==> 01-13 <==
==> flow/design.v (excerpt) <==
module cpu 
	(output wire [7:0] address,
	 output wire [7:0] to_memory,
	 output wire write,
	 input wire [7:0] from_memory, 
     input wire clk, reset);
export LEC_CHECK = 0
export ABC_AREA = 1
export CAP_MARGIN = 20
export CORE_ASPECT_RATIO = 0.5
export CORE_MARGIN = 2
export CORE_UTILIZATION = 69
export CTS_CLUSTER_DIAMETER = 393
export CTS_CLUSTER_SIZE = 94
export PLACE_DENSITY = 0.38
export SLEW_MARGIN = 20
export TNS_END_PERCENT = 10
create_clock -name core_clock -period 5.16 [get_ports {clk}]
run.sh (not shown) runs the stock make flow with config.mk's settings and CLKGATE_MAP_FILE=.
==> inputs of 11-21, as changes to 01-13 <==
ABC_AREA = unset   (was 1)
CORE_ASPECT_RATIO = unset   (was 0.5)
CORE_UTILIZATION = 35   (was 69)
CTS_CLUSTER_DIAMETER = unset   (was 393)
CTS_CLUSTER_SIZE = unset   (was 94)
PLACE_DENSITY = unset   (was 0.38)
TNS_END_PERCENT = unset   (was 10)
==> flow/constraint.sdc (replaced) <==
create_clock -name core_clock -period 9.95 [get_ports {clk}]
set_input_delay 1.9900 -clock core_clock [delete_from_list [all_inputs] [get_ports {clk}]]
set_output_delay 1.9900 -clock core_clock [all_outputs]
set_load 0.01 [all_outputs]
==> inputs of 05-28, as changes to 01-13 <==
CORE_ASPECT_RATIO = 0.92   (was 0.5)
CORE_UTILIZATION = 72   (was 69)
CTS_CLUSTER_DIAMETER = unset   (was 393)
CTS_CLUSTER_SIZE = 98   (was 94)
PLACE_DENSITY = 0.35   (was 0.38)
SETUP_SLACK_MARGIN = 0.89   (was unset)
TNS_END_PERCENT = unset   (was 10)
==> flow/constraint.sdc (replaced) <==
create_clock -name core_clock -period 3.06 [get_ports {clk}]
set_input_delay 0.6120 -clock core_clock [delete_from_list [all_inputs] [get_ports {clk}]]
set_output_delay 0.6120 -clock core_clock [all_outputs]
set_load 0.01 [all_outputs]
==> inputs of 08-02, as changes to 01-13 <==
ABC_AREA = unset   (was 1)
CORE_ASPECT_RATIO = unset   (was 0.5)
CORE_UTILIZATION = 70   (was 69)
CTS_CLUSTER_DIAMETER = unset   (was 393)
CTS_CLUSTER_SIZE = 42   (was 94)
PLACE_DENSITY = unset   (was 0.38)
TNS_END_PERCENT = 5   (was 10)
==> flow/constraint.sdc (replaced) <==
create_clock -name core_clock -period 3.21 [get_ports {clk}]
set_input_delay 0.6420 -clock core_clock [delete_from_list [all_inputs] [get_ports {clk}]]
set_output_delay 0.6420 -clock core_clock [all_outputs]
set_load 0.01 [all_outputs]
==> summary.rpt <==
==== FLOW RESULTS ====
----------------------------------------------------
[Place]
  Half-perimeter wire length after placement ........................ 16.92 mm

[Global routing]
  Total routing resource utilization after global routing ........................ 46.15%
  Gr ovfl total ........................ 0
  GR met2 Demand/Resource ........................ 71.55%

[Final timing]
  Count of endpoints failing setup in the final report ........................ 2
  Final-report hold violation count ........................ 0
  Final setup margin ........................ -0.1605 ns

[Worst hold path]
  Path class of the lowest-slack min-delay path ........................ in2async

[Outcome]
  Violated checks ........................ setup timing
  Run status ........................ finished with violations

[Pwr]
  PwrDens ........................ 1291 nW/um^2

[Synth]
  Share of the synthesized area in the top cell type ........................ 20.64%

[Critical path]
  Endpoint of the most critical setup path ........................ to_memory[2]

----------------------------------------------------
-- figures above: 08-02

==> summary.rpt <==
==== FLOW RESULTS ====
----------------------------------------------------
[Final layout]
  Non-clock inverter total of the final layout ........................ 130
  Utilization after layout ........................ 78.43%

[Final timing]
  Final setup margin ........................ 1.173 ns
  Count of endpoints failing setup in the final report ........................ 0
  Final-report hold violation count ........................ 0

[Global routing]
  First-pass GRT wire length ........................ 31.20 mm

[Worst hold path]
  Path class of the lowest-slack min-delay path ........................ reg2reg

[Synth]
  Most area-hungry cell type in the Yosys netlist ........................ sky130_fd_sc_hd__dfrtp_1
  Netlist area before placement ........................ 5923 sq um

[Pwr]
  PwrDens ........................ 658.3 nW/um^2

[Critical path]
  Most common cell type on the critical path ........................ sky130_fd_sc_hd__nand2_1
  Buffer-and-inverter tally for the worst setup path ........................ 2

[Outcome]
  Run status ........................ no timing/DRC/antenna violations

[Place]
  Half-perimeter wire length after placement ........................ 14.54 mm

[Floorplan]
  Overall die area ........................ 9387 sq um

----------------------------------------------------
-- figures above: 01-13

==> summary.rpt <==
==== FLOW RESULTS ====
----------------------------------------------------
[Outcome]
  Run status ........................ no timing/DRC/antenna violations

[Global routing]
  Gr ovfl total ........................ 0
  Number of antenna violations at the first check in global routing ........................ 0
  Total routing resource utilization after global routing ........................ 23.87%

[Drt]
  Total routed wirelength ........................ 22.21 mm
  Post-detailed-route wirelength per cell ........................ 21.67 microns

[Final timing]
  Final-report hold violation count ........................ 0
  Final setup margin ........................ 4.173 ns
  Slew headroom ........................ 30.90%

[Critical path]
  Endpoint of the most critical setup path ........................ to_memory[2]

[Synth]
  Share of the synthesized area in the top cell type ........................ 20.64%
  Flip-flops with a built-in enable ........................ 0

[Worst hold path]
  Path class of the lowest-slack min-delay path ........................ reg2reg

[Pwr]
  PwrDens ........................ 413.0 nW/um^2

----------------------------------------------------
-- figures above: 11-21

==> summary.rpt <==
PHYSICAL IMPLEMENTATION REPORT
----------------------------------------------------
[Global routing]
  Total routing resource utilization after global routing ........................ 82.08%
  Layer with the highest usage ........................ met2
  Gr ovfl total ........................ 15
  GR met2 Demand/Resource ........................ 94.78%

[Outcome]
  Run status ........................ stopped before the end
  Last stage reached ........................ global routing (5_1_grt)
  Tool error ........................ [ERROR GRT-0116] Global routing finished with congestion. Check the congestion regions in the DRC Viewer.

[Synth]
  Share of the synthesized area in the top cell type ........................ 21.55%
  Compound Share, Synth ........................ 13.77%
  Top post-synthesis cells by count ........................ 237 x sky130_fd_sc_hd__nand2_1, 116 x sky130_fd_sc_hd__inv_1, 113 x sky130_fd_sc_hd__nor2_1
  # Cells Yosys ........................ 943

[Place]
  Half-perimeter wire length after placement ........................ 14.22 mm
  Weighted congestion reported at the end of routability-driven placement ........................ 1.155

[Floorplan]
  Die span in y ........................ 91.00 microns

[Clock network]
  Number of buffers added for setup after CTS ........................ 80

----------------------------------------------------
-- figures above: 05-28

Power is estimated from default activity; no workload was simulated.
